Setup of build 50:
==> flow/design.v <==
module vDFFE(clk, load, in, out);
  parameter n=1;
  input clk, load;
  input [n-1:0] in;
  output [n-1:0] out;
  reg [n-1:0] out;
  reg [n-1:0] vDFF_in;
  always@(*)
    vDFF_in = (load) ? in : out;
  always @(posedge clk)
    out <= vDFF_in;
endmodule
module shifter(in, shift, sout);
	input [15:0] in;
	input [1:0] shift;
	output reg [15:0] sout;
	always@(*) begin
		case(shift)
			2'b00: sout = in;
			2'b01: sout = in << 1;
			2'b10: sout = in >> 1;
			2'b11: begin
				sout = in >> 1;
				sout[15] = in[15];
			end
			default: sout = in;
		endcase
	end
endmodule
module ALU(Ain, Bin, ALUop, out, Z);
	input [15:0] Ain, Bin;
	input [1:0] ALUop;
	output reg Z;
	output reg [15:0] out;
	always@(*) begin
		casex(ALUop)
			2'b00: out = Ain + Bin;
			2'b01: out = Ain - Bin;
			2'b10: out = Ain & Bin;
			2'b11: out = ~Bin;
			default: out = 16'bxxxxxxxxxxxxxxxx;
		endcase
		Z = (out == 16'b0) ? 1'b1 : 1'b0;
	end
endmodule
module regfile(data_in, writenum, write, readnum, clk, data_out);
	input [15:0] data_in;
	input [2:0] writenum, readnum;
	input write, clk;
	output reg [15:0] data_out;
	reg [7:0] writenum_out, readnum_out;
	reg [15:0] R0, R1, R2, R3, R4, R5, R6, R7;
	always@(*) begin
		writenum_out = 8'b0;
		case(writenum)
			3'b000: writenum_out[0] = 1'b1;
			3'b001: writenum_out[1] = 1'b1;
			3'b010: writenum_out[2] = 1'b1;
			3'b011: writenum_out[3] = 1'b1;
			3'b100: writenum_out[4] = 1'b1;
			3'b101: writenum_out[5] = 1'b1;
			3'b110: writenum_out[6] = 1'b1;
			3'b111: writenum_out[7] = 1'b1;
			default: writenum_out = 8'b0;
		endcase
	end
	always@(posedge clk) begin
		if(write) begin
			case(writenum_out)
				8'b00000001: R0 <= data_in;
				8'b00000010: R1 <= data_in;
				8'b00000100: R2 <= data_in;
				8'b00001000: R3 <= data_in;
				8'b00010000: R4 <= data_in;
				8'b00100000: R5 <= data_in;
				8'b01000000: R6 <= data_in;
				8'b10000000: R7 <= data_in;
				default: {R0, R1, R2, R3, R4, R5, R6, R7} <= {8'b0, 8'b0, 8'b0, 8'b0, 8'b0, 8'b0, 8'b0, 8'b0};
			endcase
		end
	end
	always@(*) begin
		readnum_out = 8'b0;
		case(readnum)
			3'b000: readnum_out[0] = 1'b1;
			3'b001: readnum_out[1] = 1'b1;
			3'b010: readnum_out[2] = 1'b1;
			3'b011: readnum_out[3] = 1'b1;
			3'b100: readnum_out[4] = 1'b1;
			3'b101: readnum_out[5] = 1'b1;
			3'b110: readnum_out[6] = 1'b1;
			3'b111: readnum_out[7] = 1'b1;
			default: readnum_out = 8'b0;
		endcase
	end
	always@(*) begin
		case(readnum_out)
			8'b00000001: data_out = R0;
			8'b00000010: data_out = R1;
			8'b00000100: data_out = R2;
			8'b00001000: data_out = R3;
			8'b00010000: data_out = R4;
			8'b00100000: data_out = R5;
			8'b01000000: data_out = R6;
			8'b10000000: data_out = R7;
			default: data_out = 16'b0;
		endcase
	end
endmodule
module datapath(clk,readnum,vsel,loada,loadb,shift,asel,bsel,ALUop,loadc,loads,writenum,write,mdata,PC,sximm5,sximm8,Z_out,datapath_out);
  input clk;
  input [2:0] readnum, writenum;
  input [1:0] ALUop, shift;
  input write, loada, loadb, asel, bsel, loadc, loads;
  input [1:0] vsel;
  input [15:0] sximm5, sximm8, mdata;
  input [7:0] PC;
  output [15:0] datapath_out;
  output [2:0] Z_out;
  wire [15:0] data_out;
  wire [15:0] out;
  wire [15:0] sout;
  wire Z;
  wire [15:0] in;
  wire [15:0] in_loadA;
  wire [15:0] datapath_out;
  wire [2:0] Z_out;
  reg [15:0] data_in;
  reg [15:0] Ain;
  reg [15:0] Bin;
  reg [2:0] status_in;
  regfile REGFILE(.data_in(data_in),.writenum(writenum),.write(write),.readnum(readnum),.clk(clk),.data_out(data_out));
  ALU U2(.Ain(Ain),.Bin(Bin),.ALUop(ALUop),.out(out),.Z(Z));
  shifter U1(.in(in),.shift(shift),.sout(sout));
  always@(*)begin   
    case(vsel)
      2'b00: data_in = datapath_out;
      2'b01: data_in = {8'b0, PC};
      2'b10: data_in = sximm8;
      2'b11: data_in = mdata;
      default: data_in = 16'b0;
    endcase
  end
  always@(*)begin
    if(asel == 1'b1)  
      Ain = 16'b0000000000000000;
    else
      Ain = in_loadA;
  end
  always@(*)begin
    if(bsel == 1'b1)  
      Bin = sximm5;
    else
      Bin = sout;
  end
  always@(*) begin
    status_in[2] = (Ain[15]^Bin[15]) ? 0 : (out[15]^Ain[15]);
    status_in[1] = out[15];
    status_in[0] = Z;
  end
  vDFFE #(16) A(clk, loada, data_out, in_loadA);
  vDFFE #(16) B(clk, loadb, data_out, in);
  vDFFE #(16) C(clk, loadc, out, datapath_out);
  vDFFE #(3) STATUS(clk, loads, status_in, Z_out);
endmodule
module cpu(clk, reset, s, load, in, out, N, V, Z, w);
    input clk, reset, s, load;
    input [15:0] in;
    output [15:0] out;
    output reg N, V, Z, w;
    parameter Swait = 4'b0000, Sdecode = 4'b0001, SgetA = 4'b0010, SgetB = 4'b0011, Swrite = 4'b0100, Srewrite = 4'b0101, Salu = 4'b0110, Sshift = 4'b0111, Sloadout = 4'b1000;
    wire [15:0] decoder_in;
    reg [1:0] op, shift;
    reg [15:0] sximm5, sximm8;
    reg [2:0] opcode, readnum, writenum;
    reg [3:0] state;
    reg [2:0] nsel;
    reg [1:0] vsel;
    reg loada, loadb, asel, bsel, loadc, loads, write;
    wire [2:0] Z_out;
    vDFFE #(16) Instruct_Reg(clk, load, in, decoder_in);
    always@(*) begin
        op = decoder_in[12:11];
        sximm5 = { {11{decoder_in[4]}}, decoder_in[4:0] };
        sximm8 = { {8{decoder_in[7]}}, decoder_in[7:0] };
        shift = decoder_in[4:3];
        opcode = decoder_in[15:13];
    end
    always@(*)begin
       case(nsel)
            3'b001: begin
                readnum = decoder_in[2:0];
                writenum = decoder_in[2:0];
            end  
            3'b010: begin
                readnum = decoder_in[7:5];
                writenum = decoder_in[7:5];
            end  
            3'b100: begin
                readnum = decoder_in[10:8];
                writenum = decoder_in[10:8];
            end  
            default: {readnum, writenum} = 3'b0;
        endcase 
    end
    reg [3:0] state_t;
    reg w_t;
    reg [2:0] nsel_t;
    reg [1:0] vsel_t;
    reg loada_t, loadb_t, asel_t, bsel_t, loadc_t, loads_t, write_t;
    always @(posedge clk) begin
        {state_t, w_t, nsel_t, vsel_t} = {state, w, nsel, vsel};
        {loada_t, loadb_t, asel_t, bsel_t, loadc_t, loads_t, write_t} = {loada, loadb, asel, bsel, loadc, loads, write};
        if(reset == 1'b1) {w_t, state_t} = {1'b1, Swait};
        else begin
            case(state_t)
                Sdecode: begin
                    if(opcode == 3'b110 && op == 2'b10) {w_t, state_t} = {1'b0, Swrite};
                    else {w_t, state_t} = {1'b0, SgetA};
                end
                Swrite: state_t = Swait;
                Swait: begin 
                    state_t = (s == 1'b1) ? Sdecode : Swait;
                    w_t = ~s;
                end
                SgetA: state_t = SgetB;
                SgetB: begin
                    if(opcode == 3'b110 && op == 2'b0) state_t = Sshift;
                    else if(opcode == 3'b101) state_t = Salu;
                end
                Salu: state_t = Sloadout;
                Sshift: state_t = Sloadout;
                Sloadout: state_t = Srewrite;
                Srewrite: state_t = Swait;
                default: {state_t, w_t} = {Swait, 1'b1};
            endcase
        end
        case(state_t)
            SgetA: {nsel_t, loada_t, loadb_t} = {3'b100, 1'b1, 1'b0};
            SgetB: {nsel_t, loadb_t, loada_t} = {3'b001, 1'b1, 1'b0};
            Salu: {asel_t, bsel_t} = {1'b0, 1'b0};
            Sshift: {asel_t, bsel_t} = {1'b1, 1'b0};
            Sloadout: {loadc_t, loads_t} = {1'b1, 1'b1};
            Srewrite: {vsel_t, nsel_t, write_t} = {2'b0, 3'b010, 1'b1};
            Swrite: {vsel_t, nsel_t, write_t} = {2'b10, 3'b100, 1'b1};
            default: begin 
                {nsel_t, vsel_t} = {3'b0, 2'b0};
                {loada_t, loadb_t, loadc_t, loads_t, asel_t, bsel_t, write_t} = 1'b0;
            end
        endcase
        {state, w, nsel, vsel} <= {state_t, w_t, nsel_t, vsel_t};
        {loada, loadb, asel, bsel, loadc, loads, write} <= {loada_t, loadb_t, asel_t, bsel_t, loadc_t, loads_t, write_t};
    end
    datapath DP(
        .clk(clk), 
        .readnum(readnum), 
        .vsel(vsel), 
        .loada(loada), 
        .loadb(loadb), 
        .shift(shift),
        .asel(asel),
        .bsel(bsel),
        .ALUop(op),
        .loadc(loadc),
        .loads(loads),
        .writenum(writenum),
        .write(write),
        .mdata(16'b0),
        .PC(8'b0),
        .sximm5(sximm5),
        .sximm8(sximm8),
        .Z_out(Z_out),
        .datapath_out(out)
    );
    always @(*) begin
        V = Z_out[2];
        N = Z_out[1];
        Z = Z_out[0];
    end
endmodule
clock: 3.13 ns
lec_check: 0
abc_area: 1
cap_margin: 20
core_margin: 2
core_utilization: 72
slew_margin: 20
run.sh (not shown) runs the stock make flow with config.mk's settings and CLKGATE_MAP_FILE=.
Build 50 finished all stages; layout check result: FAIL, due to setup timing.
diff inputs: build 50 => build 35
# build 50
export LEC_CHECK = 0
export ABC_AREA = 1
export CAP_MARGIN = 20
export CORE_MARGIN = 2
export CORE_UTILIZATION = 72
export SLEW_MARGIN = 20
create_clock -name core_clock -period 3.13 [get_ports {clk}]
# build 35
export LEC_CHECK = 0
export ABC_AREA = 1
export CAP_MARGIN = 20
export CORE_MARGIN = 2
export CORE_UTILIZATION = 72
export CTS_CLUSTER_DIAMETER = 45
export CTS_CLUSTER_SIZE = 72
export SETUP_SLACK_MARGIN = 0.73
export SLEW_MARGIN = 20
create_clock -name core_clock -period 2.87 [get_ports {clk}]
Notes after the runs:
The log for build 35 ends in global routing with error DPL-0038, so the run never completed. On buffers inserted during post-CTS setup optimization, the higher figure sits with build 35, not build 50. Chip area estimate from yosys synthesis: build 50 vs build 35 identical. As far as yosys stat cell total goes, build 50 and build 35 are indistinguishable; the numbers are identical. On count of buffers inserted at the top-level ports, build 35 and build 50 are neck and neck. On worst setup slack after placement, build 35 does worse than build 50. Number of resized instances in the post-cts repair step: lower on build 50. Re synthesized cell count: no difference whatsoever between build 35 and build 50. Diff build 50 -> build 35 | HPWL reported at the end of detailed placement | up slightly. On instance area at placement: between build 35 and build 50, it ends up lower for build 50. Build 35 -> build 50: overall chip area delta 0, exact match.
## Diff of input files: build 87 against build 35
# build 35
export LEC_CHECK = 0
export ABC_AREA = 1
export CAP_MARGIN = 20
export CORE_MARGIN = 2
export CORE_UTILIZATION = 72
export CTS_CLUSTER_DIAMETER = 45
export CTS_CLUSTER_SIZE = 72
export SETUP_SLACK_MARGIN = 0.73
export SLEW_MARGIN = 20
create_clock -name core_clock -period 2.87 [get_ports {clk}]
# build 87
export LEC_CHECK = 0
export ABC_AREA = 1
export CAP_MARGIN = 20
export CORE_MARGIN = 2
export CORE_UTILIZATION = 72
export PLACE_DENSITY_LB_ADDON = 0.19
export SLEW_MARGIN = 20
export TNS_END_PERCENT = 5
create_clock -name core_clock -period 3.13 [get_ports {clk}]
==> comparison <==
- Build 87: all stages done; final checks FAILED (setup timing).
- In build 87, detailed placement HPWL is lower than in build 35.
- TritonCTS sink count: build 35 vs build 87, no meaningful difference
- Build 35 -> build 87: yosys-reported design area after synthesis delta 0, exact match
- Between build 35 and build 87, CTS buffer count increased.
- | number of setup buffers added after CTS | lower: build 87 |
- Build 87 has total placed instance area below what build 35 had.
- Reported for build 87 and build 35, netlist area before placement turned out identical to the last digit.
What build 55 does differently from build 87 at the input level:
# build 87
export LEC_CHECK = 0
export ABC_AREA = 1
export CAP_MARGIN = 20
export CORE_MARGIN = 2
export CORE_UTILIZATION = 72
export PLACE_DENSITY_LB_ADDON = 0.19
export SLEW_MARGIN = 20
export TNS_END_PERCENT = 5
create_clock -name core_clock -period 3.13 [get_ports {clk}]
# build 55
export LEC_CHECK = 0
export CAP_MARGIN = 20
export CORE_MARGIN = 2
export CORE_UTILIZATION = 55
export SLEW_MARGIN = 20
create_clock -name core_clock -period 4.8 [get_ports {clk}]
==> results <==
- The final layout from build 55, which completed every stage, passed the timing, DRC and antenna checks at the end of the flow.
- Looking at first element of the critical path, the Instruct_Reg.out[4] result is from build 87; the Instruct_Reg.out[3] one comes from build 55.
- Of build 55 and build 87, it is build 55 that has the higher post-placement setup slack.
- Going from build 87 to build 55, yosys synthesis chip area now sits higher; hold slack shows an increase of 0.017 ns; clock tree buffer count of the final layout shows an increase of 20%.
- Setup slack: build 55 vs build 87 up 1.46 ns
- Lower synthesized cell count goes to build 55 over build 87.
- Build 55 vs build 87 — area after synthesis climbed by a few percent
- The biggest fanout along the worst timing path in build 55 sits 12 above the value recorded for build 87.
- Diff build 87 -> build 55: fmax fell about 4.7%, maximum number of pins on one net before global-route repair went up by 14, transition time at the pin with the least slew margin fell by 0.33 ns.
Relative to build 55, the following input files were edited for build 30:
# build 55
export LEC_CHECK = 0
export CAP_MARGIN = 20
export CORE_MARGIN = 2
export CORE_UTILIZATION = 55
export SLEW_MARGIN = 20
create_clock -name core_clock -period 4.8 [get_ports {clk}]
# build 30
export LEC_CHECK = 0
export CAP_MARGIN = 20
export CORE_MARGIN = 2
export CORE_UTILIZATION = 40
export SLEW_MARGIN = 20
create_clock -name core_clock -period 5.13 [get_ports {clk}]
Findings:
Build 30 does worse than build 55 on hold slack.
Build 30 closes out successfully: all stages finished, all timing, DRC and antenna checks passed.
Against build 55, build 30 comes in about 3.3% higher on count of clock-buffer cells in the layout.
On number of well-tap cells placed: build 30 sits above build 55.
Full die area grows by more than a quarter when moving from build 55 to build 30.
Routed wire length ends up higher on build 55.
For the design area, build 30 came in about 1% higher than build 55 did.
As far as cell area after synthesis goes, build 30 and build 55 are indistinguishable; the numbers are identical.
Taking build 55 as the reference, in build 30 total power has decreased; first-pass GRT wire length shrank by 1100 µm.
diff inputs: build 30 => build 3
# build 30
export LEC_CHECK = 0
export CAP_MARGIN = 20
export CORE_MARGIN = 2
export CORE_UTILIZATION = 40
export SLEW_MARGIN = 20
create_clock -name core_clock -period 5.13 [get_ports {clk}]
# build 3
export LEC_CHECK = 0
export ABC_AREA = 1
export CAP_MARGIN = 20
export CORE_MARGIN = 2
export CORE_UTILIZATION = 68
export CTS_CLUSTER_SIZE = 74
export SLEW_MARGIN = 20
create_clock -name core_clock -period 4.45 [get_ports {clk}]
--- outcome ---
- The final layout from build 3, which completed every stage, passed the timing, DRC and antenna checks at the end of the flow.
- Comparing build 3 and build 30, the higher utilization is on build 3.
- The lower clock buffer count from CTS came out of build 3.
- Of build 3 and build 30, the lower die size belongs to build 3.
- Compared with build 30, build 3 shows a data required time at the worst endpoint that is 0.70 ns lower.
- NOTE wire length of the first global-routing pass build 30->build 3 decreased by a few percent
- Synthesized-area fraction occupied by ao, oa, aoi and oai cells was higher in build 30 than in build 3.

========
## exp/lagoon
// cpu: RTL as listed in full above, without the edits since
make LEC_CHECK=0 ABC_AREA=1 CAP_MARGIN=20 CORE_ASPECT_RATIO=0.92 CORE_MARGIN=2 CORE_UTILIZATION=72 CTS_CLUSTER_DIAMETER=288 GPL_ROUTABILITY_DRIVEN=1 GPL_TIMING_DRIVEN=1 MAX_ROUTING_LAYER=met4 MIN_ROUTING_LAYER=met1 PLACE_DENSITY=0.38 SETUP_SLACK_MARGIN=-0.19 SLEW_MARGIN=20 TNS_END_PERCENT=60 finish   # period 3.71 ns
exp/lagoon: flow complete, layout not clean; failing: setup timing
Inputs modified between exp/lagoon and exp/delta:
Settings: a deleted CORE_ASPECT_RATIO that had been 0.92; a change of CORE_UTILIZATION from 72 to 69; a deleted GPL_TIMING_DRIVEN that had been 1; a deleted ABC_AREA that had been 1; a deleted TNS_END_PERCENT that had been 60; a deleted SETUP_SLACK_MARGIN that had been -0.19; a deleted MIN_ROUTING_LAYER that had been met1; a deleted MAX_ROUTING_LAYER that had been met4; a deleted GPL_ROUTABILITY_DRIVEN that had been 1; a deleted PLACE_DENSITY that had been 0.38; a deleted CTS_CLUSTER_DIAMETER that had been 288; a change of the clock period (ns, I/O delays scaled along) from 3.71 to 4.9.
Notes after the runs:
- [compare] base=exp/lagoon new=exp/delta: wire length shrank by about 11%, vias per cell grew by 0.97%, layout-stage area growth over the synthesis result shrank by 5.8 points.
- exp/delta finished every stage and its layout cleared the timing, DRC and antenna checks.
- Looking at critical path depth across exp/lagoon and exp/delta, the one that comes out lower is exp/delta.
- Going from exp/lagoon to exp/delta, non-clock buffer area fraction after layout shrinks by 3.1 points.
- exp/delta reports a lower yosys stat cell total than exp/lagoon does.
- exp/delta vs. exp/lagoon: simple-gate share of the synthesized area fell 3.2 points; met3 usage in global routing fell 1.3 points.
Relative to exp/delta, the following input files were edited for exp/ember:
Settings: setting CORE_ASPECT_RATIO to 0.93 for the first time; setting CTS_CLUSTER_SIZE to 81 for the first time; changing CORE_UTILIZATION from 69 to 60; setting PLACE_DENSITY_LB_ADDON to 0.14 for the first time; changing the clock period (ns, I/O delays scaled along) from 4.9 to 8.34.
==> comparison <==
Relative to exp/delta, clock power has decreased by about 40% in exp/ember. When exp/ember is set beside exp/delta, its overall fraction of global-route tracks in use turns out to be 5.0 points smaller. Delta (exp/ember minus exp/delta): first-pass GRT wire length has decreased, die size grew by 15%, starting density of the core fell by 10 points. Cmp exp/ember and exp/delta / floorplan die height / higher: exp/ember. exp/ember -> exp/delta: design area flat.
For exp/amber, these inputs were changed with respect to exp/ember:
Settings: CAP_MARGIN now 35, was 20; CTS_CLUSTER_SIZE no longer set, was 81; SETUP_SLACK_MARGIN now 1.58, previously not set; CORE_ASPECT_RATIO no longer set, was 0.93; CORE_UTILIZATION now 40, was 60; PLACE_DENSITY_LB_ADDON no longer set, was 0.14; the clock period (ns, I/O delays scaled along) now 5.72, was 8.34.
[summary]
- Depth of the critical timing path with buffers and inverters included was higher in the run labelled exp/amber.
- Going from exp/ember to exp/amber, count of buffers added by post-CTS timing repair for setup went up by 22, internal power went up by 55%.
- exp/amber vs exp/ember, topmost layer with routed signal wires: met5 vs met4
[inputs] exp/tundra vs exp/amber
Settings: clearing SETUP_SLACK_MARGIN, which used to be 1.58; putting CTS_CLUSTER_DIAMETER at 394 where nothing was set; swapping 35 for 20 in CAP_MARGIN; putting PLACE_DENSITY at 0.39 where nothing was set; putting ABC_AREA at 1 where nothing was set; swapping 40 for 72 in CORE_UTILIZATION; swapping 5.72 for 2.85 in the clock period (ns, I/O delays scaled along).
Notes after the runs:
- The starting DRC count in detailed routing of exp/tundra was inferior to that of exp/amber.
- Note that the routed wire length recorded for exp/amber amounts to 0.59 times the value seen in exp/tundra.
- Power (exp/amber / exp/tundra): 0.44
- For exp/tundra, the slowest cell on the critical path was sky130_fd_sc_hd__nor2_1, unlike exp/amber, where it was sky130_fd_sc_hd__edfxtp_1.
- exp/amber has a lower share of the core filled with cells in the final layout than exp/tundra.
- Comparing exp/amber and exp/tundra, the higher part of the power in combinational logic is on exp/tundra.
- Changes observed in exp/tundra relative to exp/amber: tally of filler cells in the layout shows a reduction of about 90%, sum of met3 wire segment lengths after detailed routing shows an increase of about 600%, clock power shows an increase of about 110%.
- Average instance area after synthesis delta for exp/tundra relative to exp/amber: 9.4% lower
- Final worst setup slack in exp/tundra vs exp/amber: down 3230 ps
- exp/tundra ran in full, but the layout does not pass; the checks complain about setup timing.
Power figures rest on the tool's default switching activity, not on a simulated workload.
